==> design.v <==
`timescale 1ns / 1ps
module main(
    input clk,rst,start,
    input [3:0]ip,
    output reg [59:0]ans,
    output reg finish
    );
    parameter [6:0]addr_max=100;
    reg [59:0]max,adder;
    reg [3:0]bram[addr_max-1:0];
    reg [6:0]addr,index,index_max;
    reg [3:0]state;
    always @(posedge clk)
    begin
        if(rst)
        begin
            addr<=0;ans<=0;max<=0;
            index<=0;index_max<=addr_max-12;
            state<=0;
            finish<=1;
        end
        else 
        begin
            case(state)
            0:
            begin
                addr<=0;ans<=adder;max<=0;
                index<=0;index_max<=addr_max-12;
                if(start)
                begin
                    finish<=0;
                    state<=1;
                end
                else finish<=1;
            end
            1:
            begin
                if(addr>=addr_max)
                begin
                    state<=2;
                    addr<=0;
                end
                else 
                begin
                    bram[addr]<=ip;
                    addr<=addr+1;
                end
            end
            2:
            begin
                if(addr<=index_max) 
                begin
                    if(bram[addr]>max[3:0])
                    begin
                        index<=addr;    
                        max[3:0]<=bram[addr];
                    end
                    addr<=addr+1;
                end
                else
                begin
                    addr<=index+1;
                    if(index_max>=99)state<=0;
                    else 
                    begin
                        index_max<=index_max+1;       
                        max<=max<<4;
                    end
                end
            end
            endcase        
        end   
    end
    reg [15:0]c;
    wire [15:0]cin={c[15:1],1'b0};
    genvar i;
    generate 
        for(i=1;i<16;i=i+1)
        begin:bcd_adder
            always @(*)
            begin
                if(rst) 
                begin
                    adder[4*i-1:4*(i-1)]=0;
                    c[i]=0;
                end
                else if(cin[i-1]+max[4*i-1:4*(i-1)]+ans[4*i-1:4*(i-1)]>9)
                begin
                    adder[4*i-1:4*(i-1)]=cin[i-1]+ans[4*i-1:4*(i-1)]+max[4*i-1:4*(i-1)]-10;
                    c[i]=1;
                end
                else
                begin
                    adder[4*i-1:4*(i-1)]=cin[i-1]+ans[4*i-1:4*(i-1)]+max[4*i-1:4*(i-1)];
                    c[i]=0;
                end
            end
        end
    endgenerate
endmodule
==> run.sh <==
#!/bin/bash
# the make line also repeats each setting of config.mk as NAME=value (left out here)
make -C /OpenROAD-flow-scripts/flow DESIGN_CONFIG=/design/flow/config.mk WORK_HOME=/design/flow/orfs CLKGATE_MAP_FILE= finish
==> config.mk <==
export PLATFORM = sky130hd
export DESIGN_NAME = main
export DESIGN_NICKNAME = main
export VERILOG_FILES = /design/flow/design.v
export SDC_FILE = /design/flow/constraint.sdc
export NUM_CORES = 4
export LEC_CHECK = 0
export CAP_MARGIN = 0
export CELL_PAD_IN_SITES_DETAIL_PLACEMENT = 2
export CORE_ASPECT_RATIO = 1.62
export CORE_MARGIN = 2
export CORE_UTILIZATION = 45
export GPL_TIMING_DRIVEN = 0
export HOLD_SLACK_MARGIN = -0.06
export PLACE_DENSITY = 0.48
export SLEW_MARGIN = 0
export TNS_END_PERCENT = 45
==> constraint.sdc <==
create_clock -name core_clock -period 25.0 [get_ports {clk}]
set_input_delay 5.0000 -clock core_clock [delete_from_list [all_inputs] [get_ports {clk}]]
set_output_delay 5.0000 -clock core_clock [all_outputs]
set_load 0.01 [all_outputs]
==> results of run 1 <==
-- per-stage QoR --
step,setup TNS [ps],instances,total power (uW),util (%),hold slack [ps]
after detailed placement,-38530,2818,1160,48.3,474
after floorplan,0,2007,1090,-,437
after CTS,0,2932,2000,52.1,491
after global placement,-28440,2814,1150,48.2,456
final,0,2938,1980,52.4,485
after global routing,-985,2937,2040,52.4,506
-- layout make-up --
type | instances | area, um^2 | share of cell area [%]
Tap cell | 741 | 927 | 3.09
Clock inverter | 37 | 383 | 1.27
Inverter | 164 | 618 | 2.06
Sequential cell | 552 | 15100 | 50.1
Timing Repair Buffer | 92 | 926 | 3.08
Multi-Input combinational cell | 1194 | 10300 | 34.2
Antenna cell | 1 | 2.50 | 0.00833
Clock buffer | 60 | 1370 | 4.57
Buffer | 97 | 497 | 1.65
-- per-layer routing --
| layer | up-vias | track usage, % | share of wire, % |
|---|---|---|---|
| met5 | - | 0 | 0 |
| met4 | 0 | 16.8 | 6.2 |
| met3 | 205 | 3.68 | 3.0 |
| met2 | 401 | 56.6 | 57 |
| met1 | 9093 | 29.6 | 34 |
| li1 | 7607 | - | - |
-- repair_timing --
action	CTS	global route
gates resized	47	62
hold endpoints to repair	0	0
buffers inserted	17	5
hold buffers	0	0
gates cloned	0	0
pin swaps	17	20
endpoints found under the setup margin	12	4
==> flow_summary.toml, run 1 <==
# yosys + openroad results
[worst_setup_path]
cp_max_fo = 10
arrival_ps = 24750
end_kind = "register"
critPathCapture = "ans[58]"
r2r_cells = 103
path_common_cell = "fa_2"
path_delay_family = "adder cells"
path_depth = 100
cp_slowest_stage_delay_ps = 530
critical_path.slowest_cell = "fa_2"
r2r_setup_slack_ps = 3660
start_kind = "input pin"
r2r_start = "max[1]"
r2r-end = "ans[58]"
crit_path_start = "rst"
path_buffers = 16
cp.required_ps = 25470
crit_type = "input pin to register"

[global_route]
grt_pass1_wl_um = 126000
grt_max_degree = 98
grt_pass1_vias = 19416
grt_overflow = 0
grtUsageTotal_pct = 29.3
grt_antenna_before_repair = 1

[power]
p_seq_uw = 996
power_density_nw_per_um2 = 66.0
internal-power_uw = 1510
switching_power_uw = 470
p_leak_uw = 0.00993
peakVddDrop_v = 0.0000618
p_seq_share_pct = 50.2
p_comb_uw = 148
power.group.top = "registers"
switching_share_pct = 23.7
clockPowerShare_pct = 42.3
p_comb_share_pct = 7.5
power_clock_uw = 840

[cells_and_area]
area_delta_synth_final_pct = 15.8
design_area_um2 = 30000
fillCellCount = 5431
nNetsFinal = 2311

[run_status]
outcome = "no timing/DRC/antenna violations"

[synthesis]
ys_types = 63
syn_area_um2 = 26000
logic_family = "multiplexers"
ys_sh_aoi_pct = 7.45
yosysChipArea_um2 = 26000
yosys_cells = 2007
largest_area_cell = "edfxtp_1"
adder_share_pct = 8.50
ys_sh_mux_pct = 10.3
syn-num-nets = 2164
edf_count = 400
syn_area_per_cell_um2 = 12.9
simple_gate_share_pct = 9.65
postSynthCellCount = 2007
yosysSeqAreaShare_pct = 58.0
synth_top_area_share_pct = 46.3
ys_warn_count = 1
common_cells = "edfxtp_1 (400), nor2_1 (209), inv_1 (162)"
async_flop_share_pct = 0
synth.most_common_cell = "edfxtp_1"
synth-seq-cells = 552
topCellsByArea = "edfxtp_1 (46%), dfxtp_1 (12%), mux4_2 (8.5%)"
flop_cell = "edfxtp_1"
xor_area_share_pct = 1.96

[floorplanning]
die_h_um = 310
chipArea_um2 = 59700
die-width_um = 193
io_pins = 68
floorplan.core_util_pct = 45.3
core.rowCount = 112
coreArea_um2 = 57300

[placement]
io_buffers = 66
globalplace.congestion = 0.887
dpl.hpwl_um = 61700
dp_slack_ps = -5270
placement.cell_area_um2 = 27700

[clocking]
path_clk_slew_ps = 70
clk_path_buf_depth = 3
clock.latency.late_pin_ps = 630
cts_sinks = 552
cts_tree = "built"
numCtsBuffers = 53
h-tree-depth = 2
cts_root_buf = "clkbuf_16"

[sta]
worst_pin_slew_ps = 1090
relSlewSlack_pct = 27.2
period_needed_ps = 24280
final_hold_viol_count = 0
skew_ps = 15.0
fin_crit_sh_pct = 97.1
fmax_mhz = 41.2
slew_viol_final = 0
setup_viol = 0
setup_ws_ps = 723

[routing]
drc = 0
drtPass1Iterations = 5
drt.antenna.violating_nets = 0
vias = 17306
wire_per_inst_um = 29.4
drt_wl_total_um = 86500
drt_iter0_drc = 1066
viasPerCell = 5.89

[hold_path]
hold-path-cell-count = 2
min-delay-start = "max[44]"
holdPathEnd = "max[48]"
hold_path_class = "register to register"

[run]
warnings = 60
drv_cap = 0
==> run 2: changes to the inputs <==
- CELL_PAD_IN_SITES_DETAIL_PLACEMENT: 2 -> 1
- CELL_PAD_IN_SITES_GLOBAL_PLACEMENT: unset -> 2
- CORE_ASPECT_RATIO: 1.62 -> 1.25
- CORE_UTILIZATION: 45 -> 67
- CTS_CLUSTER_SIZE: unset -> 41
- GPL_ROUTABILITY_DRIVEN: unset -> 0
- GPL_TIMING_DRIVEN: 0 -> 1
- HOLD_SLACK_MARGIN: -0.06 -> 0.26
- PLACE_DENSITY: 0.48 -> unset
- PLACE_DENSITY_LB_ADDON: unset -> 0.26
- SETUP_SLACK_MARGIN: unset -> 1.0
- SLEW_MARGIN: 0 -> 40
- TNS_END_PERCENT: 45 -> 30
- clock period: 25.0 -> 22.3 ns (I/O delays scaled with it)
==> run 2 against run 1 <==
Effect of this change: die area down 32%; the flow now stops in 3_1_place_gp_skip_io; synthesized area unchanged; synthesized cell count unchanged.
==> flow_summary.toml, run 2 <==
# flow metrics
[run_status]
outcome = "stopped before the end"
flow.stopped_at = "3_1_place_gp_skip_io"
error = "[ERROR FLW-0024] Place density exceeds 1.0 (current PLACE_DENSITY_LB_ADDON =  0.26). Please check if the value of  PLACE_DENSITY_LB_ADDON is between 0 and 0.99."

[synthesis]
ys_sh_aoi_pct = 7.45
largest_area_cell = "edfxtp_1"
xor_area_share_pct = 1.96
ys_sh_mux_pct = 10.3
synth_top_area_share_pct = 46.3
topCellsByArea = "edfxtp_1 (46%), dfxtp_1 (12%), mux4_2 (8.5%)"
adder_share_pct = 8.50
yosysSeqAreaShare_pct = 58.0
syn-num-nets = 2164
ys_warn_count = 1
simple_gate_share_pct = 9.65
edf_count = 400
yosysChipArea_um2 = 26000
postSynthCellCount = 2007
logic_family = "multiplexers"
yosys_cells = 2007
async_flop_share_pct = 0
ys_types = 63
synth-seq-cells = 552
synth.most_common_cell = "edfxtp_1"
syn_area_um2 = 26000
flop_cell = "edfxtp_1"
syn_area_per_cell_um2 = 12.9
common_cells = "edfxtp_1 (400), nor2_1 (209), inv_1 (162)"

[floorplanning]
coreArea_um2 = 38200
core.rowCount = 80
die-width_um = 180
chipArea_um2 = 40300
die_h_um = 224
floorplan.core_util_pct = 67.9
==> run 3: changes to the inputs <==
- ABC_AREA: unset -> 1
- CAP_MARGIN: 0 -> 40
- CELL_PAD_IN_SITES_DETAIL_PLACEMENT: 1 -> unset
- CELL_PAD_IN_SITES_GLOBAL_PLACEMENT: 2 -> unset
- CORE_ASPECT_RATIO: 1.25 -> unset
- CORE_UTILIZATION: 67 -> 70
- CTS_CLUSTER_SIZE: 41 -> 17
- GPL_ROUTABILITY_DRIVEN: 0 -> unset
- GPL_TIMING_DRIVEN: 1 -> unset
- HOLD_SLACK_MARGIN: 0.26 -> unset
- PLACE_DENSITY_LB_ADDON: 0.26 -> 0.13
- SETUP_SLACK_MARGIN: 1.0 -> 3.58
- SLEW_MARGIN: 40 -> 10
- TNS_END_PERCENT: 30 -> unset
- clock period: 22.3 -> 13.5 ns (I/O delays scaled with it)
==> run 3 against run 2 <==
Effect of this change: now fails the layout checks on negative setup slack; synthesized area rose by 2.9%; die area fell by 1.5%; synthesized cell count rose by 37%.
==> flow_summary.toml, run 3 <==
# yosys + openroad results
[run_status]
outcome = "failed layout checks"
so_faults = "negative setup slack"

[synthesis]
ys_types = 43
syn_area_um2 = 26700
synth.most_common_cell = "nand2_1"
syn-num-nets = 2908
synth_top_area_share_pct = 45.0
synth-seq-cells = 552
adder_share_pct = 8.27
topCellsByArea = "edfxtp_1 (45%), dfxtp_1 (11%), nand2_1 (9.8%)"
yosysSeqAreaShare_pct = 56.4
edf_count = 400
ys_sh_aoi_pct = 6.56
async_flop_share_pct = 0
flop_cell = "edfxtp_1"
syn_area_per_cell_um2 = 9.71
yosysChipArea_um2 = 26700
yosys_cells = 2751
simple_gate_share_pct = 20.4
ys_sh_mux_pct = 0
common_cells = "nand2_1 (700), edfxtp_1 (400), nand3_1 (345)"
logic_family = "simple AND/OR/NAND/NOR gates"
largest_area_cell = "edfxtp_1"
postSynthCellCount = 2751
ys_warn_count = 1
xor_area_share_pct = 2.13

[worst_setup_path]
cp_slowest_stage_delay_ps = 450
path_depth = 98
r2r_start = "max[1]"
r2r_cells = 103
start_kind = "input pin"
path_common_cell = "fa_2"
path_delay_family = "adder cells"
path_buffers = 16
r2r-end = "ans[59]"
crit_path_start = "rst"
cp.required_ps = 14040
critPathCapture = "ans[59]"
cp_max_fo = 3
crit_type = "input pin to register"
end_kind = "register"
arrival_ps = 19090
critical_path.slowest_cell = "fa_2"
r2r_setup_slack_ps = -4290

[sta]
period_needed_ps = 18550
fin_crit_sh_pct = 137
worst_pin_slew_ps = 880
rsz0062_at_grt = "true"
final_hold_viol_count = 0
tns_ps = -51950
slew_viol_final = 0
skew_ps = 26.6
setup_viol = 19
setup_ws_ps = -5050
fmax_mhz = 53.9
relSlewSlack_pct = 41.3

[power]
internal-power_uw = 2740
p_comb_share_pct = 8.9
power.total_uw = 3630
switching_share_pct = 24.5
switching_power_uw = 888
power_density_nw_per_um2 = 120
power_clock_uw = 1470
p_comb_uw = 322
clockPowerShare_pct = 40.4
p_leak_uw = 0.0118
p_seq_share_pct = 50.7
power.group.top = "registers"
peakVddDrop_v = 0.000112
p_seq_uw = 1840

[run]
drv_cap = 0
warnings = 64

[routing]
diodes = 0
wire_per_inst_um = 18.9
drc = 0
drt_wl_total_um = 64600
vias = 20334
drt_iter0_drc = 2080
drtPass1Iterations = 8
viasPerCell = 5.95
drt.antenna.violating_nets = 0

[floorplanning]
coreArea_um2 = 37600
floorplan.core_util_pct = 71.1
die-width_um = 199
die_h_um = 199
core.rowCount = 71
io_pins = 68
chipArea_um2 = 39700

[hold_path]
holdPathEnd = "finish"
min-delay-start = "finish"
hold-path-cell-count = 2
hold_path_class = "register to register"

[clocking]
cts_sinks = 552
numCtsBuffers = 53
cts_tree = "built"
clk_path_buf_depth = 3
h-tree-depth = 2
clock.latency.late_pin_ps = 620
path_clk_slew_ps = 70
cts_root_buf = "clkbuf_16"

[global_route]
grt_overflow = 0
grt_pass1_vias = 19800
grt_max_degree = 121
grtUsageTotal_pct = 32.6
grt_pass1_wl_um = 99900
grt_antenna_before_repair = 2

[placement]
io_buffers = 67
dpl.hpwl_um = 39700
placed_cells = 3299
globalplace.congestion = 0.907

[cells_and_area]
area_delta_synth_final_pct = 13.7
nNetsFinal = 3019
utilization_pct = 80.8
instances_no_fill = 3415
[run 3: per-stage QoR]
stage	hold slack [ps]	area (um^2)	setup WS (ps)
final	465	30400	-5050
after global routing	494	30400	-5850
after CTS	466	30000	-4760
after detailed placement	447	28200	-5450
after global placement	438	28000	-5020
after floorplan	453	26800	-5220
[run 3: timing repair]
| item | in CTS | in global routing |
|---|---|---|
| hold buffers | 0 | 0 |
| setup buffers | 4 | 14 |
| pin swaps | 21 | 23 |
| endpoints found under the setup margin | 31 | 35 |
| resized | 23 | 65 |
[run 3: cell type report]
| class | instances | area (um^2) |
|---|---|---|
| repair buffers | 186 | 1660 |
| clock inverters | 31 | 292 |
| well taps | 511 | 639 |
| multi-input cells | 1829 | 10400 |
| fillers | 2263 | 7220 |
| clock buffers | 66 | 1410 |
| flip-flops and latches | 552 | 15100 |
| inverters | 240 | 913 |
[run 3: layer usage]
layer  GRT usage [%]  part of all wire (%)
met1            40.7                    38
met3            6.13                   9.0
met4            14.7                   4.1
met5               0                 0.036
met2            55.4                    49
==> run 4: changes to the inputs <==
- ABC_AREA: 1 -> unset
- CAP_MARGIN: 40 -> 20
- CELL_PAD_IN_SITES_DETAIL_PLACEMENT: unset -> 1
- CORE_MARGIN: 2 -> 7
- CORE_UTILIZATION: 70 -> 40
- CTS_CLUSTER_SIZE: 17 -> 80
- PLACE_DENSITY_LB_ADDON: 0.13 -> unset
- SETUP_SLACK_MARGIN: 3.58 -> unset
- SLEW_MARGIN: 10 -> 25
- clock period: 13.5 -> 35.4 ns (I/O delays scaled with it)
==> run 4 against run 3 <==
Effect of this change: the run now finishes clean; via count fell by 20%; synthesized cell count fell by 27%; routed wire length fell by 0.66%; clock power fell by 59%; first-iteration DRC count fell by 53%; die area rose by 82%; worst setup slack improved by 8200 ps; total power fell by 62%; clock-buffer cell count rose by 12; sequential power fell by 62%; critical path type unchanged; critical endpoint is now ans[58]; largest cell class unchanged; largest power group unchanged.
==> flow_summary.toml, run 4 <==
# yosys + openroad results
[routing]
drt_wl_total_um = 64200
wire_per_inst_um = 21.7
drt_iter0_drc = 979
vias = 16180
drc = 0
drt.antenna.violating_nets = 0
drtPass1Iterations = 6
viasPerCell = 5.47
diodes = 0

[power]
power_density_nw_per_um2 = 47.4
internal-power_uw = 1070
peakVddDrop_v = 0.0000364
p_seq_uw = 706
clockPowerShare_pct = 43.1
switching_power_uw = 314
power_clock_uw = 599
power.group.top = "registers"
p_leak_uw = 0.00964
p_seq_share_pct = 50.9
p_comb_uw = 83.3
switching_share_pct = 22.6
p_comb_share_pct = 6.0

[placement]
io_buffers = 67
dpl.hpwl_um = 42300
dp_slack_ps = 2720
globalplace.congestion = 0.848

[synthesis]
syn_area_per_cell_um2 = 12.9
synth-seq-cells = 552
ys_types = 63
ys_warn_count = 1
ys_sh_mux_pct = 10.3
yosys_cells = 2007
largest_area_cell = "edfxtp_1"
postSynthCellCount = 2007
yosysChipArea_um2 = 26000
common_cells = "edfxtp_1 (400), nor2_1 (209), inv_1 (162)"
logic_family = "multiplexers"
yosysSeqAreaShare_pct = 58.0
synth.most_common_cell = "edfxtp_1"
topCellsByArea = "edfxtp_1 (46%), dfxtp_1 (12%), mux4_2 (8.5%)"
xor_area_share_pct = 1.96
syn-num-nets = 2164
synth_top_area_share_pct = 46.3
flop_cell = "edfxtp_1"
adder_share_pct = 8.50
edf_count = 400
ys_sh_aoi_pct = 7.45
simple_gate_share_pct = 9.65
syn_area_um2 = 26000
async_flop_share_pct = 0

[cells_and_area]
nNetsFinal = 2211
utilization_pct = 45.5
fillCellCount = 6591
area_delta_synth_final_pct = 12.8

[global_route]
grtUsageMet2_pct = 30.8
grt.met1_usage_pct = 23.1
grtUsageTotal_pct = 17.7
grt.met3_usage_pct = 2.44
grt_overflow = 0
busiest_layer = "met2"
grt_antenna_before_repair = 0
grt_pass1_vias = 17517
grt_pass1_wl_um = 101000
grt_max_degree = 101

[sta]
setup_ws_ps = 3100
tns_ps = 0
final_hold_viol_count = 0
rsz0062_at_grt = "false"
setup_viol = 0
skew_ps = 35.8
fin_crit_sh_pct = 91.2
relSlewSlack_pct = 26.3
slew_viol_final = 0
fmax_mhz = 31.0
worst_pin_slew_ps = 1100
period_needed_ps = 32300

[run_status]
outcome = "no timing/DRC/antenna violations"

[hold_path]
hold_path_class = "register to register"
min-delay-start = "max[32]"
holdPathEnd = "max[36]"
hold-path-cell-count = 2

[clocking]
clk_path_buf_depth = 3
h-tree-depth = 2
numCtsBuffers = 59
postCtsHoldBufs = 0
cts_root_buf = "clkbuf_16"
cts_tree = "built"
path_clk_slew_ps = 60
cts_setup_buffers = 0
cts_sinks = 552
clock.latency.late_pin_ps = 640
cts_resized = 0

[worst_setup_path]
start_kind = "input pin"
crit_path_start = "rst"
arrival_ps = 32750
path_common_cell = "fa_1"
r2r_cells = 106
r2r-end = "ans[58]"
r2r_setup_slack_ps = 8530
end_kind = "register"
path_delay_family = "adder cells"
cp_max_fo = 65
path_buffers = 16
cp_slowest_stage_delay_ps = 650
r2r_start = "max[1]"
critPathCapture = "ans[58]"
crit_type = "input pin to register"
cp.required_ps = 35860
critical_path.slowest_cell = "o31ai_1"
path_depth = 102

[floorplanning]
chipArea_um2 = 72200
io_pins = 68
die_h_um = 269
core.rowCount = 93
floorplan.core_util_pct = 40.3
die-width_um = 269
coreArea_um2 = 64300

[run]
drv_cap = 0
warnings = 66
run 4: layer usage:
| layer | share of wire [%] | wire length, um | up-vias |
|---|---|---|---|
| met5 | 0 | 0 | - |
| met4 | 2.5 | 1610 | 0 |
| met3 | 4.6 | 2960 | 97 |
| met2 | 50 | 32200 | 374 |
| met1 | 43 | 27400 | 8276 |
| li1 | - | - | 7433 |
run 4: area by class of cell:
cell class / count / area [um^2] / share of cell area (%)
clock buffers: 78 / 1610 / 5.49
clock inverters: 31 / 262 / 0.893
inverters: 164 / 616 / 2.10
multi-input cells: 1194 / 9830 / 33.6
flip-flops and latches: 552 / 15100 / 51.5
well taps: 855 / 1070 / 3.65
repair buffers: 83 / 820 / 2.80
run 4: metrics by stage:
step / area, um^2 / hold WS, ps / std cells / power, uW
2_1_floorplan: 26000 / 437 / 2007 / 770
3_3_place_gp: 27300 / 461 / 2846 / 799
3_5_place_dp: 27300 / 474 / 2846 / 803
4_1_cts: 29200 / 470 / 2955 / 1400
5_1_grt: 29300 / 501 / 2957 / 1430
6_report: 29300 / 466 / 2957 / 1390
==> run 5: changes to the inputs <==
- ABC_AREA: unset -> 1
- CELL_PAD_IN_SITES_DETAIL_PLACEMENT: 1 -> unset
- CORE_MARGIN: 7 -> 2
- CORE_UTILIZATION: 40 -> 70
- CTS_CLUSTER_SIZE: 80 -> 22
- PLACE_DENSITY: unset -> 0.6
- SETUP_SLACK_MARGIN: unset -> -0.65
- SLEW_MARGIN: 25 -> 20
- clock period: 35.4 -> 13.6 ns (I/O delays scaled with it)
==> run 5 against run 4 <==
Effect of this change: the layout now fails its checks (negative setup slack); cell count up 16%; non-clock buffer count increased by 111; critical path depth is 7 lower; synthesized area up 2.9%; global-route usage grew 15 points; core utilization is 36 points higher; total power went up to 2.7 times the previous value; via count grew 24%.
==> flow_summary.toml, run 5 <==
# yosys + openroad results
[run_status]
outcome = "failed layout checks"
so_faults = "negative setup slack"

[placement]
placed_cells = 3296
io_buffers = 67
globalplace.congestion = 0.904
dpl.hpwl_um = 38800

[floorplanning]
floorplan.core_util_pct = 71.1
coreArea_um2 = 37600
die_h_um = 199
chipArea_um2 = 39700
die-width_um = 199
io_pins = 68
core.rowCount = 71

[synthesis]
edf_count = 400
syn-num-nets = 2908
synth_top_area_share_pct = 45.0
common_cells = "nand2_1 (700), edfxtp_1 (400), nand3_1 (345)"
syn_area_um2 = 26700
ys_types = 43
topCellsByArea = "edfxtp_1 (45%), dfxtp_1 (11%), nand2_1 (9.8%)"
largest_area_cell = "edfxtp_1"
async_flop_share_pct = 0
ys_sh_mux_pct = 0
ys_warn_count = 1
adder_share_pct = 8.27
ys_sh_aoi_pct = 6.56
flop_cell = "edfxtp_1"
yosysChipArea_um2 = 26700
synth-seq-cells = 552
yosys_cells = 2751
xor_area_share_pct = 2.13
simple_gate_share_pct = 20.4
yosysSeqAreaShare_pct = 56.4
synth.most_common_cell = "nand2_1"
postSynthCellCount = 2751
logic_family = "simple AND/OR/NAND/NOR gates"
syn_area_per_cell_um2 = 9.71

[sta]
fmax_mhz = 54.1
worst_pin_slew_ps = 1130
relSlewSlack_pct = 24.6
setup_ws_ps = -4880
setup_viol = 19
slew_viol_final = 0
fin_crit_sh_pct = 136
final_hold_viol_count = 0
hold_slack_ps = 458
skew_ps = 25.2
period_needed_ps = 18480
rsz0062_at_grt = "true"

[power]
p_comb_share_pct = 8.4
peakVddDrop_v = 0.000102
power.group.top = "registers"
power_clock_uw = 1540
p_comb_uw = 310
p_leak_uw = 0.0119
power_density_nw_per_um2 = 121
p_seq_uw = 1830
internal-power_uw = 2810
switching_power_uw = 869
p_seq_share_pct = 49.7
clockPowerShare_pct = 41.8
switching_share_pct = 23.6

[worst_setup_path]
path_depth = 95
cp.required_ps = 14140
crit_type = "input pin to register"
end_kind = "register"
critPathCapture = "ans[58]"
path_buffers = 16
arrival_ps = 19010
r2r_start = "max[1]"
r2r_cells = 100
start_kind = "input pin"
crit_path_start = "rst"
path_delay_family = "adder cells"
critical_path.slowest_cell = "fa_2"
cp_max_fo = 6
r2r-end = "ans[58]"
path_common_cell = "fa_2"
cp_slowest_stage_delay_ps = 540
r2r_setup_slack_ps = -4090

[routing]
vias = 20090
drc = 0
viasPerCell = 5.86
diodes = 0
drt.antenna.violating_nets = 0
drt_iter0_drc = 1822
drt_wl_total_um = 64200
wire_per_inst_um = 18.7
drtPass1Iterations = 8

[clocking]
path_clk_slew_ps = 60
h-tree-depth = 2
numCtsBuffers = 54
cts_root_buf = "clkbuf_16"
cts_tree = "built"
clock.latency.late_pin_ps = 620
clk_path_buf_depth = 3
postCtsHoldBufs = 0
cts_sinks = 552

[hold_path]
holdPathEnd = "finish"
min-delay-start = "finish"
hold-path-cell-count = 2
hold_path_class = "register to register"

[global_route]
grtUsageTotal_pct = 32.6
grt_pass1_wl_um = 100000
grt_max_degree = 107
grt_antenna_before_repair = 0
grt_overflow = 0
grt_pass1_vias = 19791

[cells_and_area]
area_delta_synth_final_pct = 14.0
instances_no_fill = 3427
nNetsFinal = 3028

[run]
warnings = 71
drv_cap = 0
-- run 5: what timing repair did --
item                       in CTS  in global routing
setup endpoints to repair      19                 19
resized                        25                 52
buffers inserted               11                 20
pin swaps                      29                 22
-- run 5: per-layer routing --
metal / track usage, % / share of wire (%) / wire (um) / up-vias
li1: - / - / - / 9444
met3: 6.68 / 8.9 / 5740 / 200
met5: 0 / 0 / 0 / -
met1: 40.3 / 38 / 24400 / 9490
met2: 56.5 / 49 / 31800 / 956
met4: 12.7 / 3.6 / 2310 / 0
-- run 5: per-stage QoR --
stage                     worst slack (ps)  util (%)  power (uW)  cell area [um^2]  setup TNS (ps)
final                                -4880      81.0        3680             30400          -50470
after global routing                 -5690      81.0        3780             30400          -63460
after CTS                            -4780      80.0        3680             30100          -48560
after detailed placement             -5680      74.7        2170             28100          -65580
after global placement               -5090      74.7        2160             28100          -55100
after floorplan                      -5150         -        2070             26800          -54710
-- run 5: layout make-up --
cell class / instances / area [um^2]
fillers: 2347 / 7140
clock inverters: 32 / 333
well taps: 511 / 639
repair buffers: 194 / 1660
multi-input cells: 1829 / 10300
clock buffers: 69 / 1500
flip-flops and latches: 552 / 15100
inverters: 240 / 921
==> run 6: changes to the inputs <==
- CAP_MARGIN: 20 -> 15
- CORE_ASPECT_RATIO: unset -> 1.31
- CORE_UTILIZATION: 70 -> 72
- CTS_CLUSTER_DIAMETER: unset -> 382
- CTS_CLUSTER_SIZE: 22 -> 15
- GPL_ROUTABILITY_DRIVEN: unset -> 0
- GPL_TIMING_DRIVEN: unset -> 1
- HOLD_SLACK_MARGIN: unset -> 0.29
- PLACE_DENSITY: 0.6 -> unset
- PLACE_DENSITY_LB_ADDON: unset -> 0.09
- SETUP_SLACK_MARGIN: -0.65 -> -0.94
- SLEW_MARGIN: 20 -> 5
- TNS_END_PERCENT: unset -> 65
- clock period: 13.6 -> 13.5 ns (I/O delays scaled with it)
==> run 6 against run 5 <==
Effect of this change: the layout still fails its checks (negative setup slack); routed wire length is 4.4% higher; sequential power hardly changed; critical endpoint is now ans[47]; critical path type unchanged; die area is 2.7% lower; largest power group unchanged; hold slack better by 14 ps; synthesized cell count stayed put.
==> flow_summary.toml, run 6 <==
# yosys + openroad results
[sta]
setup_ws_ps = -5750
period_needed_ps = 19250
setup_viol = 19
skew_ps = 18.4
rsz0062_at_grt = "true"
final_hold_viol_count = 0
fin_crit_sh_pct = 143
slew_viol_final = 0
relSlewSlack_pct = 23.5
worst_pin_slew_ps = 1150
hold_slack_ps = 471
fmax_mhz = 51.9

[run]
drv_cap = 0
warnings = 66

[power]
p_seq_share_pct = 56.0
clockPowerShare_pct = 34.5
switching_share_pct = 24.2
p_leak_uw = 0.0117
peakVddDrop_v = 0.0000824
internal-power_uw = 2490
power_clock_uw = 1130
p_comb_uw = 315
switching_power_uw = 797
p_comb_share_pct = 9.6
power.group.top = "registers"
power_density_nw_per_um2 = 110
p_seq_uw = 1840

[routing]
drt.antenna.violating_nets = 0
drtPass1Iterations = 8
wire_per_inst_um = 19.7
drt_iter0_drc = 2157
vias = 20626
diodes = 0
drc = 0
drt_wl_total_um = 67100
viasPerCell = 6.07

[synthesis]
simple_gate_share_pct = 20.4
postSynthCellCount = 2751
synth-seq-cells = 552
syn_area_um2 = 26700
syn_area_per_cell_um2 = 9.71
topCellsByArea = "edfxtp_1 (45%), dfxtp_1 (11%), nand2_1 (9.8%)"
largest_area_cell = "edfxtp_1"
ys_sh_aoi_pct = 6.56
common_cells = "nand2_1 (700), edfxtp_1 (400), nand3_1 (345)"
flop_cell = "edfxtp_1"
adder_share_pct = 8.27
ys_warn_count = 1
syn-num-nets = 2908
ys_sh_mux_pct = 0
logic_family = "simple AND/OR/NAND/NOR gates"
ys_types = 43
async_flop_share_pct = 0
yosys_cells = 2751
synth.most_common_cell = "nand2_1"
xor_area_share_pct = 2.13
yosysChipArea_um2 = 26700
yosysSeqAreaShare_pct = 56.4
synth_top_area_share_pct = 45.0
edf_count = 400

[global_route]
grt_max_degree = 105
grt_overflow = 0
grt_antenna_before_repair = 0
grt_pass1_vias = 20890
grt_pass1_wl_um = 104000
grtUsageTotal_pct = 34.4

[worst_setup_path]
path_delay_family = "adder cells"
crit_path_start = "rst"
r2r_cells = 112
critPathCapture = "ans[47]"
cp_max_fo = 5
cp_slowest_stage_delay_ps = 470
end_kind = "register"
critical_path.slowest_cell = "fa_2"
start_kind = "input pin"
r2r_setup_slack_ps = -4990
path_buffers = 44
r2r_start = "ans[0]"
cp.required_ps = 13990
r2r-end = "ans[47]"
arrival_ps = 19740
path_depth = 109
crit_type = "input pin to register"
path_common_cell = "buf_4"

[clocking]
clock.latency.late_pin_ps = 560
numCtsBuffers = 42
cts_tree = "built"
clk_path_buf_depth = 3
h-tree-depth = 2
path_clk_slew_ps = 80
cts_sinks = 552
cts_root_buf = "clkbuf_16"
postCtsHoldBufs = 0

[placement]
dpl.hpwl_um = 40400
placement.cell_area_um2 = 28000
io_buffers = 67
placed_cells = 3274

[hold_path]
min-delay-start = "finish"
holdPathEnd = "finish"
hold_path_class = "register to register"
hold-path-cell-count = 2

[floorplanning]
coreArea_um2 = 36500
core.rowCount = 80
floorplan.core_util_pct = 73.1
die_h_um = 224
chipArea_um2 = 38700
io_pins = 68
die-width_um = 172

[cells_and_area]
seqCellArea_um2 = 15100
utilization_pct = 82.1
nNetsFinal = 3049
mi_logic_area_um2 = 10400
area_delta_synth_final_pct = 12.3
fillCellCount = 2121
instances_no_fill = 3397
design_area_um2 = 30000

[run_status]
outcome = "failed layout checks"
so_faults = "negative setup slack"
==> run 6: metal layers <==
metal / global-route usage, % / routed length (um)
met5: 0 / 0
met2: 60.5 / 34300
met3: 5.44 / 5550
met4: 18.4 / 3480
met1: 40.5 / 23700
==> run 6: stage by stage <==
step	total power (uW)	setup slack, ps	TNS, ps
6_report	3290	-5750	-73800
5_1_grt	3380	-6610	-89840
4_1_cts	3280	-4920	-60110
3_5_place_dp	2180	-5600	-63000
3_3_place_gp	2170	-5040	-54440
2_1_floorplan	2090	-5230	-56270
==> run 6: area by class of cell <==
cell class              instances  area share [%]
inverters                     240            3.07
clock buffers                  55            3.74
flip-flops and latches        552            50.2
clock inverters                 2          0.0459
well taps                     492            2.05
multi-input cells            1829            34.6
repair buffers                227            6.26
==> run 6: repair_timing <==
item / 4_1_cts / 5_1_grt
endpoints found under the setup margin: 15 / 19
resized: 43 / 48
pin swaps: 33 / 33
buffers inserted: 52 / 14
==> run 7: changes to the inputs <==
- ABC_AREA: 1 -> unset
- CAP_MARGIN: 15 -> 20
- CORE_ASPECT_RATIO: 1.31 -> unset
- CORE_UTILIZATION: 72 -> 58
- CTS_CLUSTER_DIAMETER: 382 -> unset
- CTS_CLUSTER_SIZE: 15 -> 14
- GPL_ROUTABILITY_DRIVEN: 0 -> unset
- GPL_TIMING_DRIVEN: 1 -> unset
- HOLD_SLACK_MARGIN: 0.29 -> unset
- PLACE_DENSITY_LB_ADDON: 0.09 -> unset
- SETUP_SLACK_MARGIN: -0.94 -> -1.06
- SLEW_MARGIN: 5 -> 20
- TNS_END_PERCENT: 65 -> unset
- clock period: 13.5 -> 13.2 ns (I/O delays scaled with it)
==> run 7 against run 6 <==
Effect of this change: routed wire length shrank 12%; final area is 3.2% higher; sequential power is 3% higher; synthesized area decreased by 2.8%; clock skew is 4.2 ps lower; largest cell class unchanged; largest power group unchanged; core utilization decreased by 12 points; hold slack gained 2.4 ps; still fails the layout checks on negative setup slack; critical path type unchanged; global-route usage is 8.7 points lower.
==> flow_summary.toml, run 7 <==
# yosys + openroad results
[power]
switching_share_pct = 22.2
p_seq_uw = 1890
switching_power_uw = 830
p_comb_share_pct = 6.7
power_density_nw_per_um2 = 121
peakVddDrop_v = 0.000129
p_comb_uw = 253
internal-power_uw = 2920
p_leak_uw = 0.0107
power.total_uw = 3750
p_seq_share_pct = 50.5
power_clock_uw = 1600
clockPowerShare_pct = 42.8
power.group.top = "registers"

[sta]
rsz0062_at_grt = "true"
skew_ps = 14.2
fin_crit_sh_pct = 152
period_needed_ps = 20020
setup_ws_ps = -6820
worst_pin_slew_ps = 1040
fmax_mhz = 49.9
final_hold_viol_count = 0
relSlewSlack_pct = 30.8
setup_viol = 23
slew_viol_final = 0

[worst_setup_path]
crit_path_start = "rst"
path_common_cell = "fa_2"
critical_path.slowest_cell = "fa_2"
r2r_setup_slack_ps = -6160
r2r-end = "ans[59]"
r2r_cells = 105
start_kind = "input pin"
critPathCapture = "ans[59]"
end_kind = "register"
crit_type = "input pin to register"
cp_max_fo = 3
r2r_start = "max[0]"
arrival_ps = 20530
path_delay_family = "adder cells"
cp_slowest_stage_delay_ps = 380
path_buffers = 16
path_depth = 102
cp.required_ps = 13700

[routing]
diodes = 0
wl_met1_um = 25300
drt.antenna.violating_nets = 0
vias = 16763
dr_wl_met3_um = 3260
drt_iter0_drc = 1207
drc = 0
dr_wl_met2_um = 29100
viasPerCell = 5.83
wire_per_inst_um = 20.6
drtPass1Iterations = 7
routed.top_layer = "met4"
drt_wl_total_um = 59300

[global_route]
grt_max_degree = 101
grt_pass1_vias = 17117
grt_antenna_before_repair = 0
grt_overflow = 0
grt_pass1_wl_um = 93700
grtUsageTotal_pct = 25.7

[cells_and_area]
nNetsFinal = 2390
mi_logic_area_um2 = 10400
area_delta_synth_final_pct = 19.2
seqCellArea_um2 = 15100
fillCellCount = 3083

[synthesis]
async_flop_share_pct = 0
syn_area_per_cell_um2 = 12.9
common_cells = "edfxtp_1 (400), nor2_1 (209), inv_1 (162)"
ys_sh_mux_pct = 10.3
flop_cell = "edfxtp_1"
topCellsByArea = "edfxtp_1 (46%), dfxtp_1 (12%), mux4_2 (8.5%)"
synth.most_common_cell = "edfxtp_1"
ys_warn_count = 1
synth_top_area_share_pct = 46.3
synth-seq-cells = 552
edf_count = 400
simple_gate_share_pct = 9.65
largest_area_cell = "edfxtp_1"
adder_share_pct = 8.50
ys_types = 63
syn_area_um2 = 26000
logic_family = "multiplexers"
yosysChipArea_um2 = 26000
xor_area_share_pct = 1.96
ys_sh_aoi_pct = 7.45
postSynthCellCount = 2007
syn-num-nets = 2164
yosys_cells = 2007
yosysSeqAreaShare_pct = 58.0

[clocking]
numCtsBuffers = 56
h-tree-depth = 2
postCtsHoldBufs = 0
path_clk_slew_ps = 60
cts_root_buf = "clkbuf_16"
cts_tree = "built"
clk_path_buf_depth = 3
cts_sinks = 552
clock.latency.late_pin_ps = 620

[floorplanning]
io_pins = 68
chipArea_um2 = 46500
core.rowCount = 77
floorplan.core_util_pct = 58.7
coreArea_um2 = 44200
die_h_um = 216
die-width_um = 216

[run]
warnings = 70
drv_cap = 0

[placement]
globalplace.congestion = 0.850
dp_slack_ps = -7660
dpl.hpwl_um = 37700
io_buffers = 67

[run_status]
so_faults = "negative setup slack"
outcome = "failed layout checks"

[hold_path]
min-delay-start = "max[56]"
hold-path-cell-count = 2
holdPathEnd = "max[56]"
hold_path_class = "register to register"
-- run 7: per-stage QoR --
| stage | setup TNS (ps) | instances | hold slack [ps] | util [%] | area, um^2 |
|---|---|---|---|---|---|
| 2_1_floorplan | -111000 | 2007 | 437 | - | 26300 |
| 3_3_place_gp | -97540 | 2695 | 460 | 63.6 | 28100 |
| 3_5_place_dp | -105030 | 2696 | 465 | 63.6 | 28100 |
| 4_1_cts | -87950 | 2859 | 473 | 69.5 | 30700 |
| 5_1_grt | -111380 | 2873 | 487 | 70.0 | 30900 |
| 6_report | -93810 | 2873 | 474 | 70.0 | 30900 |
-- run 7: layout make-up --
type                       count  area share [%]
clock buffer                  68            4.74
clock inverter                38            1.25
inverter                     164            2.03
multi-input combinational   1194            33.7
sequential                   552            48.7
tap                          592            2.39
timing repair buffer         265            7.18
-- run 7: repair_timing --
item,CTS,global route
buffers inserted,59,15
gates resized,67,24
gates cloned,0,0
endpoints found under the setup margin,20,23
hold endpoints to repair,0,0
pin swaps,32,21
-- run 7: metal layers --
layer  vias up  global-route usage, %
met1      8413                   35.1
met5         -                      0
met2       477                   43.1
li1       7765                      -
met3       108                   3.75
met4         0                   8.25
==> run 8: changes to the inputs <==
- CORE_UTILIZATION: 58 -> 40
- CTS_CLUSTER_SIZE: 14 -> unset
- SETUP_SLACK_MARGIN: -1.06 -> unset
- clock period: 13.2 -> 25.0 ns (I/O delays scaled with it)
==> run 8 against run 7 <==
Effect of this change: now clean on timing, DRC and antenna; via count down 5.3%; synthesized area unchanged; cell count up 3.4%; register-to-register slack better by 10000 ps; hold slack worse by 26 ps; largest power group unchanged.
==> flow_summary.toml, run 8 <==
# yosys + openroad results
[worst_setup_path]
end_kind = "register"
cp_max_fo = 4
arrival_ps = 24270
path_buffers = 16
critPathCapture = "ans[58]"
r2r_setup_slack_ps = 4060
path_delay_family = "adder cells"
crit_path_start = "rst"
start_kind = "input pin"
r2r_start = "max[1]"
critical_path.slowest_cell = "fa_1"
cp.required_ps = 25470
path_depth = 102
crit_type = "input pin to register"
r2r_cells = 106
cp_slowest_stage_delay_ps = 420
r2r-end = "ans[58]"

[sta]
skew_ps = 52.2
slew_viol_final = 0
setup_viol = 0
fmax_mhz = 42.0
fin_crit_sh_pct = 95.2
tns_ps = 0
hold_slack_ps = 448
relSlewSlack_pct = 27.9
period_needed_ps = 23800
worst_pin_slew_ps = 1080
final_hold_viol_count = 0

[hold_path]
hold_path_class = "register to register"
hold-path-cell-count = 2
holdPathEnd = "max[36]"
min-delay-start = "max[32]"

[run_status]
outcome = "no timing/DRC/antenna violations"

[global_route]
busiest_layer = "met2"
grtUsageTotal_pct = 17.2
grt_overflow = 0
grt_pass1_vias = 15988
grt.met3_usage_pct = 2.40
grt_pass1_wl_um = 90800
grt_max_degree = 101
grtUsageMet2_pct = 28.7
grt_antenna_before_repair = 0
grt.met1_usage_pct = 23.5

[power]
switching_share_pct = 21.9
p_leak_uw = 0.00978
switching_power_uw = 437
p_seq_share_pct = 50.0
p_comb_uw = 119
power.group.top = "registers"
clockPowerShare_pct = 44.0
p_seq_uw = 999
peakVddDrop_v = 0.0000512
internal-power_uw = 1560
p_comb_share_pct = 5.9
power.total_uw = 2000
power_clock_uw = 878
power_density_nw_per_um2 = 67.2

[synthesis]
synth-seq-cells = 552
xor_area_share_pct = 1.96
logic_family = "multiplexers"
syn_area_per_cell_um2 = 12.9
postSynthCellCount = 2007
synth.most_common_cell = "edfxtp_1"
ys_types = 63
yosysSeqAreaShare_pct = 58.0
yosysChipArea_um2 = 26000
async_flop_share_pct = 0
edf_count = 400
ys_warn_count = 1
syn-num-nets = 2164
adder_share_pct = 8.50
synth_top_area_share_pct = 46.3
ys_sh_mux_pct = 10.3
ys_sh_aoi_pct = 7.45
simple_gate_share_pct = 9.65
largest_area_cell = "edfxtp_1"
common_cells = "edfxtp_1 (400), nor2_1 (209), inv_1 (162)"
yosys_cells = 2007
flop_cell = "edfxtp_1"
topCellsByArea = "edfxtp_1 (46%), dfxtp_1 (12%), mux4_2 (8.5%)"
syn_area_um2 = 26000

[floorplanning]
io_pins = 68
core.rowCount = 93
chipArea_um2 = 66900
floorplan.core_util_pct = 40.3
die_h_um = 259
coreArea_um2 = 64300
die-width_um = 259

[run]
drv_cap = 0
warnings = 67

[placement]
io_buffers = 67
placed_cells = 2858
dpl.hpwl_um = 37600
globalplace.congestion = 0.838
placement.cell_area_um2 = 27500

[routing]
viasPerCell = 5.34
drt_iter0_drc = 1176
diodes = 0
drtPass1Iterations = 7
vias = 15876
wire_per_inst_um = 19.4
drt_wl_total_um = 57600
drc = 0
drt.antenna.violating_nets = 0

[cells_and_area]
instances_no_fill = 2972
area_delta_synth_final_pct = 14.4
design_area_um2 = 29700
nNetsFinal = 2229

[clocking]
cts_root_buf = "clkbuf_16"
clock.latency.late_pin_ps = 640
clk_path_buf_depth = 3
h-tree-depth = 2
path_clk_slew_ps = 60
numCtsBuffers = 57
cts_sinks = 552
cts_tree = "built"
## run 8: timing repair
item                       in CTS  in global routing
gates resized                   0                 32
setup endpoints to repair       0                  5
buffers inserted                0                 10
hold buffers                    0                  0
## run 8: final cells by class
class	instances	area [um^2]
Fill cell	5673	34600
Sequential cell	552	15100
Multi-Input combinational cell	1194	10000
Clock buffer	69	1530
Tap cell	855	1070
Timing Repair Buffer	103	958
Inverter	164	616
Clock inverter	35	414
## run 8: stage by stage
| stage | util [%] | setup WS (ps) |
|---|---|---|
| global placement | 42.7 | 421 |
| finish | 46.2 | 1200 |
| global route | 46.2 | -146 |
| CTS | 45.8 | 155 |
| detailed placement | 42.8 | -470 |
| floorplan | - | 59.0 |
## run 8: metal layers
metal	part of all wire (%)	wire, um
met2	49	28100
met3	5.1	2930
met1	44	25100
met5	0	0
met4	2.5	1440
==> run 9: changes to the inputs <==
- CORE_UTILIZATION: 40 -> 65
- SETUP_SLACK_MARGIN: unset -> 3.89
- clock period: 25.0 -> 13.6 ns (I/O delays scaled with it)
==> run 9 against run 8 <==
Effect of this change: routed wire length up 7.0%; largest power group unchanged; clock power up 88%; register-to-register slack worse by 10000 ps; largest cell class unchanged; final area up 5.4%; synthesized cell count unchanged; now fails the layout checks on negative setup slack.
==> flow_summary.toml, run 9 <==
# yosys + openroad results
[clocking]
h-tree-depth = 2
clock.latency.late_pin_ps = 640
path_clk_slew_ps = 60
cts_sinks = 552
cts_tree = "built"
postCtsHoldBufs = 0
numCtsBuffers = 56
cts_root_buf = "clkbuf_16"
clk_path_buf_depth = 3

[floorplanning]
floorplan.core_util_pct = 65.6
die_h_um = 204
core.rowCount = 73
io_pins = 68
coreArea_um2 = 39500
chipArea_um2 = 41500
die-width_um = 204

[synthesis]
yosys_cells = 2007
synth-seq-cells = 552
largest_area_cell = "edfxtp_1"
yosysSeqAreaShare_pct = 58.0
edf_count = 400
xor_area_share_pct = 1.96
synth.most_common_cell = "edfxtp_1"
logic_family = "multiplexers"
flop_cell = "edfxtp_1"
ys_sh_aoi_pct = 7.45
common_cells = "edfxtp_1 (400), nor2_1 (209), inv_1 (162)"
syn_area_um2 = 26000
topCellsByArea = "edfxtp_1 (46%), dfxtp_1 (12%), mux4_2 (8.5%)"
yosysChipArea_um2 = 26000
syn-num-nets = 2164
synth_top_area_share_pct = 46.3
ys_types = 63
async_flop_share_pct = 0
ys_sh_mux_pct = 10.3
postSynthCellCount = 2007
simple_gate_share_pct = 9.65
adder_share_pct = 8.50
ys_warn_count = 1
syn_area_per_cell_um2 = 12.9

[sta]
rsz0062_at_grt = "true"
worst_pin_slew_ps = 1170
setup_ws_ps = -6830
fin_crit_sh_pct = 150
relSlewSlack_pct = 21.7
setup_viol = 23
skew_ps = 20.7
period_needed_ps = 20430
final_hold_viol_count = 0
tns_ps = -88010
slew_viol_final = 0
fmax_mhz = 49.0

[run]
drv_cap = 0
warnings = 72

[global_route]
grtUsageTotal_pct = 29.8
grt_overflow = 0
grt_pass1_vias = 17289
grt_max_degree = 101
grt_antenna_before_repair = 0
grt_pass1_wl_um = 95600

[worst_setup_path]
path_depth = 103
r2r_cells = 106
cp_slowest_stage_delay_ps = 460
crit_type = "input pin to register"
path_buffers = 18
r2r-end = "ans[57]"
path_delay_family = "adder cells"
arrival_ps = 20940
end_kind = "register"
critical_path.slowest_cell = "fa_2"
crit_path_start = "rst"
cp_max_fo = 2
path_common_cell = "fa_2"
cp.required_ps = 14120
r2r_setup_slack_ps = -6140
critPathCapture = "ans[57]"
start_kind = "input pin"
r2r_start = "max[0]"

[placement]
globalplace.congestion = 0.849
placement.cell_area_um2 = 28100
dpl.hpwl_um = 37100
io_buffers = 67

[power]
power_clock_uw = 1650
p_seq_uw = 1840
p_comb_share_pct = 6.8
p_seq_share_pct = 49.1
switching_power_uw = 833
power_density_nw_per_um2 = 119
switching_share_pct = 22.3
clockPowerShare_pct = 44.1
p_leak_uw = 0.0109
p_comb_uw = 253
peakVddDrop_v = 0.000172
power.group.top = "registers"
internal-power_uw = 2900

[hold_path]
hold-path-cell-count = 2
hold_path_class = "register to register"
holdPathEnd = "max[56]"
min-delay-start = "max[56]"

[routing]
drtPass1Iterations = 7
viasPerCell = 6.05
drt_wl_total_um = 61700
diodes = 0
drc = 0
drt.antenna.violating_nets = 0
drt_iter0_drc = 1487
vias = 17145
wire_per_inst_um = 21.7

[run_status]
so_faults = "negative setup slack"
outcome = "failed layout checks"

[cells_and_area]
utilization_pct = 79.2
area_delta_synth_final_pct = 20.6
design_area_um2 = 31300
nNetsFinal = 2422
fillCellCount = 2255
## run 9: stage by stage
step	total power, uW	hold WS (ps)	setup slack [ps]	cells
after detailed placement	2100	458	-7540	2629
after floorplan	2010	437	-7670	2007
final	3740	466	-6830	2835
after CTS	3740	467	-6390	2814
after global routing	3840	489	-7660	2835
after global placement	2100	457	-6970	2629
## run 9: cell type report
cell class                      count  area [um^2]  share of cell area (%)
Clock inverter                     39          519                    1.66
Tap cell                          525          657                    2.10
Sequential cell                   552        15100                    48.1
Multi-Input combinational cell   1194        10500                    33.6
Clock buffer                       64         1470                    4.70
Timing Repair Buffer              297         2450                    7.83
Inverter                          164          628                    2.01
## run 9: timing repair
item / in CTS / in global routing
setup buffers: 82 / 21
endpoints found under the setup margin: 35 / 39
pin swaps: 17 / 20
resized: 54 / 53
## run 9: per-layer routing
metal | GRT usage, % | vias up | routed length, um
li1 | - | 7831 | -
met1 | 40.5 | 8472 | 25000
met2 | 49.0 | 685 | 30300
met3 | 4.70 | 157 | 4260
met4 | 11.5 | 0 | 2180
met5 | 0 | - | 0
==> run 10: changes to the inputs <==
- ABC_AREA: unset -> 0
- CORE_UTILIZATION: 65 -> 63
- CTS_CLUSTER_DIAMETER: unset -> 21
- HOLD_SLACK_MARGIN: unset -> -0.08
- MIN_ROUTING_LAYER: unset -> met1
- PLACE_DENSITY_LB_ADDON: unset -> 0.16
- SETUP_SLACK_MARGIN: 3.89 -> 5.0
- TNS_END_PERCENT: unset -> 90
- clock period: 13.6 -> 41.1 ns (I/O delays scaled with it)
==> run 10 against run 9 <==
Effect of this change: the run now finishes clean; total power is 48% lower; clock skew is 18 ps higher; final area grew 3.8%; core utilization increased by 0.64 points; synthesized area did not move; cell count fell by 0.35%; critical endpoint is now ans[58]; register-to-register slack improved by 21000 ps.
==> flow_summary.toml, run 10 <==
# yosys + openroad results
[floorplanning]
chipArea_um2 = 42800
die-width_um = 207
io_pins = 68
core.rowCount = 74
floorplan.core_util_pct = 63.7
die_h_um = 207
coreArea_um2 = 40700

[synthesis]
topCellsByArea = "edfxtp_1 (46%), dfxtp_1 (12%), mux4_2 (8.5%)"
syn_area_per_cell_um2 = 12.9
ys_types = 63
largest_area_cell = "edfxtp_1"
xor_area_share_pct = 1.96
yosysChipArea_um2 = 26000
adder_share_pct = 8.50
yosysSeqAreaShare_pct = 58.0
async_flop_share_pct = 0
edf_count = 400
common_cells = "edfxtp_1 (400), nor2_1 (209), inv_1 (162)"
ys_sh_mux_pct = 10.3
logic_family = "multiplexers"
synth_top_area_share_pct = 46.3
yosys_cells = 2007
ys_sh_aoi_pct = 7.45
syn_area_um2 = 26000
flop_cell = "edfxtp_1"
simple_gate_share_pct = 9.65
synth.most_common_cell = "edfxtp_1"
postSynthCellCount = 2007
ys_warn_count = 1
syn-num-nets = 2164
synth-seq-cells = 552

[run_status]
outcome = "no timing/DRC/antenna violations"

[clocking]
path_clk_slew_ps = 40
clock.latency.late_pin_ps = 740
h-tree-depth = 4
postCtsHoldBufs = 0
cts_tree = "built"
cts_resized = 0
cts_sinks = 552
numCtsBuffers = 160
cts_root_buf = "clkbuf_16"
clk_path_buf_depth = 3
cts_setup_buffers = 0

[sta]
slew_viol_final = 0
fmax_mhz = 30.6
rsz0062_at_grt = "false"
hold_slack_ps = 470
fin_crit_sh_pct = 79.6
period_needed_ps = 32730
setup_viol = 0
final_hold_viol_count = 0
tns_ps = 0
skew_ps = 38.8
relSlewSlack_pct = 24.9
worst_pin_slew_ps = 1130

[power]
power_density_nw_per_um2 = 59.3
switching_share_pct = 22.3
p_comb_uw = 71.3
internal-power_uw = 1500
p_comb_share_pct = 3.7
power.total_uw = 1930
p_seq_share_pct = 31.7
p_seq_uw = 610
p_leak_uw = 0.0114
power.group.top = "the clock network"
peakVddDrop_v = 0.0000568
switching_power_uw = 429
clockPowerShare_pct = 64.6
power_clock_uw = 1250

[placement]
globalplace.congestion = 0.887
dpl.hpwl_um = 35900
io_buffers = 67

[global_route]
grt_pass1_vias = 17999
grt_antenna_before_repair = 1
grt_overflow = 0
grt_max_degree = 101
grtUsageTotal_pct = 31.5
grt_pass1_wl_um = 101000

[routing]
wire_per_inst_um = 23.1
viasPerCell = 6.19
drt.antenna.violating_nets = 0
vias = 17497
drc = 0
drt_wl_total_um = 65300
drt_iter0_drc = 1651
drtPass1Iterations = 6

[cells_and_area]
nNetsFinal = 2312
fillCellCount = 2201
area_delta_synth_final_pct = 25.3

[worst_setup_path]
cp.required_ps = 41650
cp_max_fo = 53
crit_type = "input pin to register"
cp_slowest_stage_delay_ps = 620
crit_path_start = "rst"
critical_path.slowest_cell = "o31ai_1"
end_kind = "register"
start_kind = "input pin"
arrival_ps = 33280
path_depth = 102
path_buffers = 16
r2r_cells = 106
critPathCapture = "ans[58]"
path_delay_family = "adder cells"
r2r-end = "ans[58]"
path_common_cell = "fa_1"
r2r_start = "max[1]"
r2r_setup_slack_ps = 14740

[run]
warnings = 66
drv_cap = 0

[hold_path]
holdPathEnd = "max[20]"
min-delay-start = "max[16]"
hold_path_class = "register to register"
hold-path-cell-count = 2
==> run 10: area by class of cell <==
class	count	area (um^2)	area share, %
antenna	1	2.50	0.00770
clock buffer	186	4200	12.9
clock inverter	113	1340	4.12
inverter	164	616	1.89
multi-input combinational	1194	9830	30.2
sequential	552	15100	46.3
tap	532	666	2.05
timing repair buffer	83	788	2.42
==> run 10: through the flow <==
stage,util [%],cell area (um^2),cells,setup WS (ps)
finish,79.8,32500,2825,8370
global placement,66.1,26900,2524,9300
floorplan,-,26000,2007,10980
CTS,79.7,32500,2823,8550
detailed placement,66.1,26900,2524,8290
global route,79.8,32500,2825,5880
==> run 10: per-layer routing <==
metal / part of all wire (%) / vias to the layer above / global-route usage (%)
met5: 0 / - / 0
met4: 3.6 / 0 / 15.6
met3: 7.9 / 178 / 8.30
met2: 50 / 911 / 51.5
met1: 38 / 8684 / 39.3
li1: - / 7724 / -
==> run 11: changes to the inputs <==
- ABC_AREA: 0 -> 1
- CAP_MARGIN: 20 -> 40
- CORE_UTILIZATION: 63 -> 70
- CTS_CLUSTER_DIAMETER: 21 -> unset
- CTS_CLUSTER_SIZE: unset -> 16
- HOLD_SLACK_MARGIN: -0.08 -> unset
- MIN_ROUTING_LAYER: met1 -> unset
- PLACE_DENSITY: unset -> 0.6
- PLACE_DENSITY_LB_ADDON: 0.16 -> unset
- SETUP_SLACK_MARGIN: 5.0 -> -0.65
- SLEW_MARGIN: 20 -> 5
- TNS_END_PERCENT: 90 -> unset
- clock period: 41.1 -> 13.6 ns (I/O delays scaled with it)
==> run 11 against run 10 <==
Effect of this change: now fails the layout checks on negative setup slack; die area is 7.3% lower; cell count rose by 21%; routed wire length down 1.6%; global-route usage is 0.96 points higher; critical endpoint unchanged; largest power group is now registers.
==> flow_summary.toml, run 11 <==
# yosys + openroad results
[worst_setup_path]
r2r-end = "ans[58]"
crit_path_start = "rst"
critPathCapture = "ans[58]"
start_kind = "input pin"
end_kind = "register"
path_common_cell = "fa_2"
crit_type = "input pin to register"
critical_path.slowest_cell = "fa_2"
cp.required_ps = 14130
path_depth = 97
arrival_ps = 19350
cp_max_fo = 6
r2r_setup_slack_ps = -4390
r2r_cells = 102
path_buffers = 16
cp_slowest_stage_delay_ps = 560
path_delay_family = "adder cells"
r2r_start = "max[1]"

[hold_path]
hold_path_class = "register to register"
hold-path-cell-count = 2
holdPathEnd = "finish"
min-delay-start = "finish"

[synthesis]
common_cells = "nand2_1 (700), edfxtp_1 (400), nand3_1 (345)"
topCellsByArea = "edfxtp_1 (45%), dfxtp_1 (11%), nand2_1 (9.8%)"
ys_warn_count = 1
postSynthCellCount = 2751
yosys_cells = 2751
async_flop_share_pct = 0
edf_count = 400
syn-num-nets = 2908
flop_cell = "edfxtp_1"
ys_sh_aoi_pct = 6.56
syn_area_per_cell_um2 = 9.71
synth_top_area_share_pct = 45.0
adder_share_pct = 8.27
synth.most_common_cell = "nand2_1"
yosysSeqAreaShare_pct = 56.4
logic_family = "simple AND/OR/NAND/NOR gates"
yosysChipArea_um2 = 26700
largest_area_cell = "edfxtp_1"
simple_gate_share_pct = 20.4
ys_sh_mux_pct = 0
xor_area_share_pct = 2.13
synth-seq-cells = 552
ys_types = 43
syn_area_um2 = 26700

[run]
drv_cap = 0
warnings = 64

[power]
p_seq_share_pct = 51.0
power_density_nw_per_um2 = 118
p_leak_uw = 0.0119
internal-power_uw = 2720
switching_share_pct = 24.2
power.total_uw = 3590
p_comb_uw = 316
power.group.top = "registers"
p_seq_uw = 1830
switching_power_uw = 868
power_clock_uw = 1440
p_comb_share_pct = 8.8
clockPowerShare_pct = 40.2
peakVddDrop_v = 0.000113

[clocking]
h-tree-depth = 2
cts_sinks = 552
clk_path_buf_depth = 3
numCtsBuffers = 54
cts_root_buf = "clkbuf_16"
clock.latency.late_pin_ps = 620
path_clk_slew_ps = 60
postCtsHoldBufs = 0
cts_tree = "built"

[routing]
drt.antenna.violating_nets = 0
wire_per_inst_um = 18.7
drt_wl_total_um = 64200
drtPass1Iterations = 8
viasPerCell = 5.84
vias = 20051
diodes = 0
drt_iter0_drc = 1978
drc = 0

[sta]
setup_ws_ps = -5210
fin_crit_sh_pct = 138
worst_pin_slew_ps = 905
slew_viol_final = 0
fmax_mhz = 53.2
final_hold_viol_count = 0
rsz0062_at_grt = "true"
setup_viol = 19
period_needed_ps = 18810
tns_ps = -55460
skew_ps = 26.9
relSlewSlack_pct = 39.7

[floorplanning]
coreArea_um2 = 37600
die-width_um = 199
floorplan.core_util_pct = 71.1
chipArea_um2 = 39700
io_pins = 68
die_h_um = 199
core.rowCount = 71

[cells_and_area]
design_area_um2 = 30400
fillCellCount = 2342
nNetsFinal = 3032
mi_logic_area_um2 = 10400
area_delta_synth_final_pct = 14.0
seqCellArea_um2 = 15100

[run_status]
so_faults = "negative setup slack"
outcome = "failed layout checks"

[global_route]
grtUsageTotal_pct = 32.5
grt_pass1_vias = 19772
grt_pass1_wl_um = 99900
grt_overflow = 0
grt_antenna_before_repair = 0
grt_max_degree = 95

[placement]
io_buffers = 67
dpl.hpwl_um = 40100
globalplace.congestion = 0.904
placement.cell_area_um2 = 28200
run 11: routing by layer:
metal	track usage [%]	vias up	part of all wire, %
li1	-	9463	-
met1	40.7	9480	38
met2	55.9	905	49
met3	5.01	203	8.2
met4	15.1	0	4.4
met5	0	-	0
run 11: final cells by class:
type / instances / share of cell area, %
Sequential cell: 552 / 49.5
Multi-Input combinational cell: 1829 / 34.0
Timing Repair Buffer: 198 / 5.86
Clock buffer: 72 / 4.83
Inverter: 240 / 2.99
Tap cell: 511 / 2.10
Clock inverter: 29 / 0.728
run 11: timing repair:
action,CTS,global route
setup endpoints to repair,19,19
resized,27,52
cloned,0,0
endpoints found under the hold margin,0,0
buffers inserted,12,19
pin swaps,19,32
run 11: through the flow:
step / hold WS [ps] / worst slack (ps) / utilization, % / std cells
after global placement: 442 / -5090 / 74.7 / 3296
final: 459 / -5210 / 81.0 / 3431
after CTS: 460 / -4790 / 80.2 / 3416
after global routing: 479 / -5910 / 81.0 / 3431
after floorplan: 453 / -5150 / - / 2751
after detailed placement: 449 / -5700 / 75.2 / 3303
==> run 12: changes to the inputs <==
- ABC_AREA: 1 -> unset
- CAP_MARGIN: 40 -> 35
- CELL_PAD_IN_SITES_DETAIL_PLACEMENT: unset -> 1
- CELL_PAD_IN_SITES_GLOBAL_PLACEMENT: unset -> 2
- CORE_ASPECT_RATIO: unset -> 0.62
- CORE_UTILIZATION: 70 -> 67
- CTS_CLUSTER_SIZE: 16 -> 41
- GPL_ROUTABILITY_DRIVEN: unset -> 0
- GPL_TIMING_DRIVEN: unset -> 1
- HOLD_SLACK_MARGIN: unset -> 0.26
- PLACE_DENSITY: 0.6 -> unset
- PLACE_DENSITY_LB_ADDON: unset -> 0.24
- SETUP_SLACK_MARGIN: -0.65 -> 1.0
- TNS_END_PERCENT: unset -> 30
- clock period: 13.6 -> 14.0 ns (I/O delays scaled with it)
==> run 12 against run 11 <==
Effect of this change: the run now fails in 3_1_place_gp_skip_io; synthesized cell count shrank 27%; die area rose by 1.6%; synthesized area shrank 2.8%.
==> flow_summary.toml, run 12 <==
# flow metrics
[synthesis]
syn_area_per_cell_um2 = 12.9
syn-num-nets = 2164
async_flop_share_pct = 0
adder_share_pct = 8.50
largest_area_cell = "edfxtp_1"
synth-seq-cells = 552
common_cells = "edfxtp_1 (400), nor2_1 (209), inv_1 (162)"
syn_area_um2 = 26000
yosysChipArea_um2 = 26000
simple_gate_share_pct = 9.65
yosys_cells = 2007
flop_cell = "edfxtp_1"
xor_area_share_pct = 1.96
edf_count = 400
synth_top_area_share_pct = 46.3
ys_sh_mux_pct = 10.3
yosysSeqAreaShare_pct = 58.0
postSynthCellCount = 2007
ys_warn_count = 1
topCellsByArea = "edfxtp_1 (46%), dfxtp_1 (12%), mux4_2 (8.5%)"
ys_types = 63
ys_sh_aoi_pct = 7.45
logic_family = "multiplexers"
synth.most_common_cell = "edfxtp_1"

[floorplanning]
floorplan.core_util_pct = 68.4
chipArea_um2 = 40400
core.rowCount = 56
die-width_um = 254
coreArea_um2 = 38000
die_h_um = 159

[run_status]
outcome = "stopped before the end"
error = "[ERROR FLW-0024] Place density exceeds 1.0 (current PLACE_DENSITY_LB_ADDON =  0.24). Please check if the value of  PLACE_DENSITY_LB_ADDON is between 0 and 0.99."
flow.stopped_at = "3_1_place_gp_skip_io"
Power is estimated from default activity; no workload was simulated.
